==> v10: inputs <==
Design top, start of the top module:
module top(
        clk, reset, up, down, hsync, vsync, rgb, pmod_switch, pause_switch,
         MISO, SW, SS, MOSI, SCLK, LED, an, seg
    );
make LEC_CHECK=0 ABC_AREA=0 CAP_MARGIN=10 CELL_PAD_IN_SITES_DETAIL_PLACEMENT=0 CELL_PAD_IN_SITES_GLOBAL_PLACEMENT=3 CORE_ASPECT_RATIO=0.88 CORE_MARGIN=4 CORE_UTILIZATION=66 CTS_CLUSTER_SIZE=21 GPL_ROUTABILITY_DRIVEN=0 GPL_TIMING_DRIVEN=0 HOLD_SLACK_MARGIN=0.08 MAX_ROUTING_LAYER=met5 MIN_ROUTING_LAYER=met2 PLACE_DENSITY_LB_ADDON=0.0 SETUP_SLACK_MARGIN=-0.19 SLEW_MARGIN=0 TNS_END_PERCENT=15 finish   # period 4.34 ns
run.sh (not shown) runs the stock make flow with config.mk's settings and CLKGATE_MAP_FILE=.
==> v22: changes against v10 <==
ABC_AREA = unset   (was 0)
CAP_MARGIN = 35   (was 10)
CELL_PAD_IN_SITES_GLOBAL_PLACEMENT = unset   (was 3)
CORE_ASPECT_RATIO = unset   (was 0.88)
CORE_MARGIN = 2   (was 4)
CORE_UTILIZATION = 72   (was 66)
CTS_CLUSTER_SIZE = unset   (was 21)
GPL_TIMING_DRIVEN = 1   (was 0)
HOLD_SLACK_MARGIN = unset   (was 0.08)
MAX_ROUTING_LAYER = unset   (was met5)
MIN_ROUTING_LAYER = met1   (was met2)
PLACE_DENSITY = 0.38   (was unset)
PLACE_DENSITY_LB_ADDON = unset   (was 0.0)
SETUP_SLACK_MARGIN = unset   (was -0.19)
TNS_END_PERCENT = unset   (was 15)
==> flow/constraint.sdc (replaced) <==
create_clock -name core_clock -period 7.53 [get_ports {clk}]
set_input_delay 1.5060 -clock core_clock [delete_from_list [all_inputs] [get_ports {clk}]]
set_output_delay 1.5060 -clock core_clock [all_outputs]
set_load 0.01 [all_outputs]
==> v19: changes against v10 <==
ABC_AREA = 1   (was 0)
CAP_MARGIN = 20   (was 10)
CELL_PAD_IN_SITES_DETAIL_PLACEMENT = unset   (was 0)
CELL_PAD_IN_SITES_GLOBAL_PLACEMENT = unset   (was 3)
CORE_ASPECT_RATIO = unset   (was 0.88)
CORE_MARGIN = 2   (was 4)
CORE_UTILIZATION = 72   (was 66)
CTS_CLUSTER_SIZE = unset   (was 21)
GPL_ROUTABILITY_DRIVEN = unset   (was 0)
GPL_TIMING_DRIVEN = unset   (was 0)
HOLD_SLACK_MARGIN = unset   (was 0.08)
MAX_ROUTING_LAYER = unset   (was met5)
MIN_ROUTING_LAYER = unset   (was met2)
PLACE_DENSITY = 0.37   (was unset)
PLACE_DENSITY_LB_ADDON = unset   (was 0.0)
SETUP_SLACK_MARGIN = -0.15   (was -0.19)
SLEW_MARGIN = 20   (was 0)
TNS_END_PERCENT = unset   (was 15)
==> flow/constraint.sdc (replaced) <==
create_clock -name core_clock -period 2.84 [get_ports {clk}]
set_input_delay 0.5680 -clock core_clock [delete_from_list [all_inputs] [get_ports {clk}]]
set_output_delay 0.5680 -clock core_clock [all_outputs]
set_load 0.01 [all_outputs]
==> comparison <==
- v22 produced a clean layout. v10 ended with an error in 3_1_place_gp_skip_io. v19 produced a layout that fails on setup timing.
- In v19 the cell count is larger than in v22, by 21%.
- Against v22, the via count of v19 is higher by 14%.
- Between v22 and v19, the lower core utilization is in v22 (gap 2.8 points).
- In v19 the die area is higher than in v22, by 0.87%.
- Worst hold slack is about the same in v19 and v22.
- In v22 the sequential power is smaller than in v19, by about 60%.
- Between v19 and v22, the lower critical path depth is in v22 (gap 5).
- Against v19, the sequential share of layout area of v22 is higher by 1.9 points.
- In v22 the fmax is lower than in v19, by about 33%.
- In v19 the setup slack is worse than in v22, by 3.2 ns.

========
==> branch willow: inputs <==
Starting RTL as in the previous note.
clock: 5.81 ns
lec_check: 0
cap_margin: 0
core_margin: 2
core_utilization: 72
cts_cluster_diameter: 54
hold_slack_margin: -0.09
place_density: 0.35
setup_slack_margin: -0.55
slew_margin: 20
==> branch pepper: changes against branch willow <==
- CAP_MARGIN: 0 -> 20
- CORE_UTILIZATION: 72 -> 40
- CTS_CLUSTER_DIAMETER: 54 -> unset
- HOLD_SLACK_MARGIN: -0.09 -> unset
- PLACE_DENSITY: 0.35 -> unset
- SETUP_SLACK_MARGIN: -0.55 -> unset
==> flow/constraint.sdc (replaced) <==
create_clock -name core_clock -period 5.88 [get_ports {clk}]
set_input_delay 1.1760 -clock core_clock [delete_from_list [all_inputs] [get_ports {clk}]]
set_output_delay 1.1760 -clock core_clock [all_outputs]
set_load 0.01 [all_outputs]
==> branch amber: changes against branch willow <==
- CAP_MARGIN: 0 -> 20
- HOLD_SLACK_MARGIN: -0.09 -> unset
- SETUP_SLACK_MARGIN: -0.55 -> 2.09
==> flow/constraint.sdc (replaced) <==
create_clock -name core_clock -period 7.06 [get_ports {clk}]
set_input_delay 1.4120 -clock core_clock [delete_from_list [all_inputs] [get_ports {clk}]]
set_output_delay 1.4120 -clock core_clock [all_outputs]
set_load 0.01 [all_outputs]
==> branch onyx: changes against branch willow <==
- ABC_AREA: unset -> 1
- CAP_MARGIN: 0 -> 20
- CORE_UTILIZATION: 72 -> 70
- CTS_CLUSTER_DIAMETER: 54 -> 207
- HOLD_SLACK_MARGIN: -0.09 -> unset
- PLACE_DENSITY: 0.35 -> unset
- SETUP_SLACK_MARGIN: -0.55 -> unset
==> flow/constraint.sdc (replaced) <==
create_clock -name core_clock -period 2.99 [get_ports {clk}]
set_input_delay 0.5980 -clock core_clock [delete_from_list [all_inputs] [get_ports {clk}]]
set_output_delay 0.5980 -clock core_clock [all_outputs]
set_load 0.01 [all_outputs]
==> comparison <==
- Fmax, highest first: branch onyx, branch willow, branch amber, branch pepper.
- Between branch pepper and branch willow, the lower register-to-register slack is in branch pepper (gap 0.12 ns).
- Against branch pepper, the cell area of branch willow is smaller by about 1.3%.
- Setup slack, highest first: branch amber, branch willow, branch pepper, branch onyx.
- In final cell count, branch willow and branch amber hardly differ.
- Global-route usage, highest first: branch onyx, branch willow, branch amber, branch pepper.
- Branch amber completed without violations. Branch onyx produced a clean layout. Branch willow ran to the end with no violations. Branch pepper passed the timing, design-rule and antenna checks.
- Die area: branch pepper is higher than branch amber (about 80%).
- Of branch onyx and branch willow, branch onyx has the higher synthesized cell count (gap 19%, measured against branch willow).
==> figures <==
                                                 branch pepper      branch amber       branch onyx    branch willow
Biggest cell delay along the critical path             0.59 ns           0.80 ns           0.35 ns          0.59 ns
Cell count of the worst reg-to-reg path                     13                12                17               13
Total core area                                    34500 sq um       18900 sq um       19700 sq um      18900 sq um
Maximum fanout along the worst path                         14                13                 7               14
PostCTS Resize Cnt                                           0                 0                 3                0
Result of the run             no timing/DRC/antenna violations  no timing/DRC/antenna violations  no timing/DRC/antenna violations  no timing/DRC/antenna violations
Proportion of cell area occupied by registers            33.9%             34.4%             32.7%            34.4%
Average instance area after synthesis               8.68 sq um        8.68 sq um        7.37 sq um       8.68 sq um
Launch point of the worst reg-to-reg path      pg.y_pad_reg[0]  pg.y_ball_reg[1]  pg.y_ball_reg[2]  pg.y_pad_reg[0]
Number of buffers created by CTS                            29                29                27               29
Power per unit of standard cell area               235 nW/um^2       199 nW/um^2       458 nW/um^2      245 nW/um^2
Critical path arrival                                  5.02 ns           4.82 ns           3.37 ns          4.82 ns
WL/cell                                           14.7 microns      16.5 microns      15.4 microns     16.8 microns
Clock buf count                                             43                34                33               37
Area Growth Syn to Fin                                   11.2%             9.42%             14.4%            9.73%
Pre-Repair DR Iteration Count                                5                 5                 7                6
Non-Filler Cell Area, Final                        15600 sq um       15300 sq um       16200 sq um      15400 sq um
Power figures rest on the tool's default switching activity, not on a simulated workload.
